Design TCAM_TOP, start of the top module:
module TCAM_TOP (
        input                   CLK
       ,input                   RESET
       ,input                   SEARCH
       ,input                   SETTING
       ,input   [DATA_BITS-1:0] KEY
       ,input   [IDWID-1:0]     SETTING_ID
       ,input   [MASKWID-1:0]   SETTING_MASKID
       ,input   [IDWID-1:0]     SETTING_PRIORITY
       ,output  [IDWID-1:0]     RULEID
       ,output                  SETTING_COMPLETE
       ,output                  SEARCH_COMPLETE
       ,output                  MISMATCH
       ,input                     DDR3_AVL_INIT
       ,input   [SDRAM_DATA-1:0]  DDR3_AVL_READDATA
       ,input                     DDR3_AVL_WAITREQUEST
       ,input                     DDR3_AVL_READDATAVALID
       ,output                    DDR3_AVL_READ
       ,output                    DDR3_AVL_WRITE
       ,output  [SDRAM_ADDR-1:0]  DDR3_AVL_ADDRESS
       ,output  [SDRAM_DATA-1:0]  DDR3_AVL_WRITEDATA
       ,output                    DDR3_AVL_BURSTCOUNT
       ,output                    DDR3_AVL_INITCOMPLETE
	);
Size in the first run: about 6800 cells after synthesis, ~3200 flip-flops, about 100000 µm² of cells after synthesis.
clock: 3.14 ns
lec_check: 0
cap_margin: 20
core_margin: 2
core_utilization: 72
cts_cluster_diameter: 204
cts_cluster_size: 16
setup_slack_margin: 0.86
slew_margin: 20
run.sh (not shown) runs the stock make flow with config.mk's settings and CLKGATE_MAP_FILE=.
The first run ran to the end with no violations.
==> next run, changes <==
--- a/flow/config.mk
+++ b/flow/config.mk
@@ -9,6 +9,3 @@
 export CORE_MARGIN = 2
-export CORE_UTILIZATION = 72
-export CTS_CLUSTER_DIAMETER = 204
-export CTS_CLUSTER_SIZE = 16
-export SETUP_SLACK_MARGIN = 0.86
+export CORE_UTILIZATION = 58
 export SLEW_MARGIN = 20
==> flow/constraint.sdc (replaced) <==
create_clock -name core_clock -period 9.77 [get_ports {CLK}]
set_input_delay 1.9540 -clock core_clock [delete_from_list [all_inputs] [get_ports {CLK}]]
set_output_delay 1.9540 -clock core_clock [all_outputs]
set_load 0.01 [all_outputs]
Combinational power is lower by about 70%.
Sequential cell count is unchanged.
Global-route usage is lower by 6.3 points.
Hold slack improves by 0.097 ns.
Clock power is lower by 55%.
==> next run, changes <==
--- a/flow/config.mk
+++ b/flow/config.mk
@@ -9,3 +9,3 @@
 export CORE_MARGIN = 2
-export CORE_UTILIZATION = 58
+export CORE_UTILIZATION = 27
 export SLEW_MARGIN = 20
==> flow/constraint.sdc (replaced) <==
create_clock -name core_clock -period 13.1 [get_ports {CLK}]
set_input_delay 2.6200 -clock core_clock [delete_from_list [all_inputs] [get_ports {CLK}]]
set_output_delay 2.6200 -clock core_clock [all_outputs]
set_load 0.01 [all_outputs]
After rerunning:
- The new run finished clean
- register-to-register slack improves by 3.8 ns
- wire length rose by 15%
- design area rose by 3.7%
- via count rose by 0.83%
- core utilization fell by 36 points
- non-clock buffer count rose by 13
==> next run, changes <==
--- a/flow/config.mk
+++ b/flow/config.mk
@@ -9,3 +9,4 @@
 export CORE_MARGIN = 2
-export CORE_UTILIZATION = 27
+export CORE_UTILIZATION = 66
+export SETUP_SLACK_MARGIN = 1.05
 export SLEW_MARGIN = 20
==> flow/constraint.sdc (replaced) <==
create_clock -name core_clock -period 4.06 [get_ports {CLK}]
set_input_delay 0.8120 -clock core_clock [delete_from_list [all_inputs] [get_ports {CLK}]]
set_output_delay 0.8120 -clock core_clock [all_outputs]
set_load 0.01 [all_outputs]
Result:
- sequential share of layout area goes up by 2.1 points
- worst hold slack got worse by 0.013 ns
- setup slack got worse by 5.0 ns
- sequential cell count is unchanged
- via count goes up by 1.2%
- area after synthesis stays the same
- combinational power goes up to 3.3 times its value
- wire length goes down by 14%
- cell count goes down by 23%
- design area goes down by 3.2%
- die area goes down by 59%

---

## 02-07
Starting RTL as in the previous note.
export LEC_CHECK = 0
export CAP_MARGIN = 20
export CORE_MARGIN = 2
export CORE_UTILIZATION = 72
export CTS_CLUSTER_DIAMETER = 119
export CTS_CLUSTER_SIZE = 10
export PLACE_DENSITY_LB_ADDON = 0.0
export SETUP_SLACK_MARGIN = 0.89
export SLEW_MARGIN = 40
create_clock -name core_clock -period 3.12 [get_ports {CLK}]
The flow completed for 02-07, but it is not clean: the layout still shows antenna rules.
#### Input delta (04-23 over 02-07)
- PLACE_DENSITY_LB_ADDON removed (was 0.0)
- SLEW_MARGIN changed from 40 to 20
- SETUP_SLACK_MARGIN changed from 0.89 to 0.72
- CORE_UTILIZATION changed from 72 to 70
- CTS_CLUSTER_DIAMETER removed (was 119)
- CTS_CLUSTER_SIZE removed (was 10)
### Flow results
- 04-23 completed end to end with timing, DRC and antenna clean.
- Between 02-07 and 04-23, the share of power burned in the clock network is higher for 02-07.
- Per the comparison of 04-23 with 02-07, average wire per standard cell now sits lower, final HPWL from detailed placement now sits higher.
- 04-23: final worst-path cycle share is 1.5 points higher than what 02-07 reported.
- Summed instance area of the synthesized netlist: 02-07 vs 04-23 identical
- 04-23 vs 02-07: worst-case setup margin in the final layout down in 04-23

---

Starting RTL as in the previous note.
export LEC_CHECK = 0
export ABC_AREA = 1
export CAP_MARGIN = 20
export CORE_MARGIN = 2
export CORE_UTILIZATION = 40
export CTS_CLUSTER_SIZE = 37
export SETUP_SLACK_MARGIN = 2.06
export SLEW_MARGIN = 20
create_clock -name core_clock -period 10.0 [get_ports {CLK}]
The first run passed the timing, design-rule and antenna checks.
Then changed:
ABC_AREA = default   (was 1)
CORE_UTILIZATION = 38   (was 40)
CTS_CLUSTER_SIZE = default   (was 37)
SETUP_SLACK_MARGIN = default   (was 2.06)
clock period = 14.1 ns   (was 10.0 ns; I/O delays follow)
After rerunning:
- clock power decreases by 30%
- utilization shrinks by 2.3 points
- final cell count goes down by 13%
Then changed:
CORE_UTILIZATION = 72   (was 38)
CTS_CLUSTER_SIZE = 17   (was default)
SETUP_SLACK_MARGIN = 0.91   (was default)
clock period = 3.12 ns   (was 14.1 ns; I/O delays follow)
Via count climbs by 5.5%. Count of clock-buffer cells in the layout falls by 23. Clock skew goes down by 23 ps. Critical path depth does not change. Sequential cell count is unchanged. Worst setup slack got worse by 6100 ps. Synthesized cell count does not change. Global-route usage came out higher by 16 points. Area after synthesis does not change. Power grows to 4.4 times its value.
Then changed:
ABC_AREA = 1   (was default)
CTS_CLUSTER_DIAMETER = 119   (was default)
CTS_CLUSTER_SIZE = 10   (was 17)
SETUP_SLACK_MARGIN = 0.89   (was 0.91)
=> Cell count goes up by about a fifth; synthesized area shrinks slightly; synthesized cell count went up by a quarter to a third; setup slack gets worse by 47 ps.

---

Starting RTL as in the previous note.
## TCAM_TOP
module TCAM_TOP (
        input                   CLK
       ,input                   RESET
       ,input                   SEARCH
       ,input                   SETTING
       ,input   [DATA_BITS-1:0] KEY
       ,input   [IDWID-1:0]     SETTING_ID
       ,input   [MASKWID-1:0]   SETTING_MASKID
       ,input   [IDWID-1:0]     SETTING_PRIORITY
       ,output  [IDWID-1:0]     RULEID
       ,output                  SETTING_COMPLETE
       ,output                  SEARCH_COMPLETE
       ,output                  MISMATCH
       ,input                     DDR3_AVL_INIT
       ,input   [SDRAM_DATA-1:0]  DDR3_AVL_READDATA
       ,input                     DDR3_AVL_WAITREQUEST
       ,input                     DDR3_AVL_READDATAVALID
       ,output                    DDR3_AVL_READ
       ,output                    DDR3_AVL_WRITE
       ,output  [SDRAM_ADDR-1:0]  DDR3_AVL_ADDRESS
       ,output  [SDRAM_DATA-1:0]  DDR3_AVL_WRITEDATA
       ,output                    DDR3_AVL_BURSTCOUNT
       ,output                    DDR3_AVL_INITCOMPLETE
	);
clock: 10.0 ns
lec_check: 0
abc_area: 0
cap_margin: 20
core_aspect_ratio: 0.53
core_margin: 9
core_utilization: 40
cts_cluster_size: 58
max_routing_layer: met4
min_routing_layer: met2
slew_margin: 10
The baseline went through all stages and came out clean.
Change:
Settings changed: ABC_AREA 0 to unset, CORE_ASPECT_RATIO 0.53 to unset, CORE_MARGIN 9 to 2, CTS_CLUSTER_SIZE 58 to unset, MAX_ROUTING_LAYER met4 to unset, MIN_ROUTING_LAYER met2 to unset, SLEW_MARGIN 10 to 20.
Clock period 10.0 ns to 5.62 ns, I/O delays scaled along.
=> The changed run ran to the end with no violations. Via count goes down by a quarter to a third. Total power increases by well over a third. Hold slack loses 0.037 ns. Count of clock-buffer cells in the layout increases by 135. Final cell count stays flat. Register-to-register slack gets worse by 3.9 ns. Synthesized area is unchanged.
Change:
Clock period 5.62 ns to 9.09 ns, I/O delays scaled along.
=> The changed run ran to the end with no violations; design area stays flat; register-to-register slack gets better by 3.2 ns; power is lower by 38%; worst setup slack gets better by 2.1 ns; core utilization drops by 0.12 points; routed wire length stays flat; global-route usage barely changes; die size does not change; clock-buffer cell count drops by 26; combinational power falls by 39%; area after synthesis does not change.

---

## old
Starting RTL as in the previous note.
Settings: LEC_CHECK=0, CAP_MARGIN=20, CORE_MARGIN=2, CORE_UTILIZATION=15, CTS_CLUSTER_DIAMETER=318, GPL_ROUTABILITY_DRIVEN=1, MIN_ROUTING_LAYER=met2, PLACE_DENSITY_LB_ADDON=0.15, SLEW_MARGIN=35; clock period 3.43 ns.
The inputs of new differ from those of old as listed below.
Settings: a change of SLEW_MARGIN from 35 to 20; a change of CORE_UTILIZATION from 15 to 40; a deleted MIN_ROUTING_LAYER that had been met2; a deleted PLACE_DENSITY_LB_ADDON that had been 0.15; an added SETUP_SLACK_MARGIN of 0.73; a deleted CTS_CLUSTER_DIAMETER that had been 318; a deleted GPL_ROUTABILITY_DRIVEN that had been 1; a change of the clock period (ns, I/O delays scaled along) from 3.43 to 5.62.
Notes after the runs:
Looking at top contributor to total power, the sequential cells result is from new; the the clock network one comes from old.
Delay of the slowest critical-path stage in new is 0.19 ns above old.
Diff old -> new: fraction of the core area covered by cells at the end of the flow rose by 28 points, peak supply drop fell by 0.18 mV.
Most crowded layer after global routing = met2: new; most crowded layer after global routing = met3: old
Power is estimated from default activity; no workload was simulated.
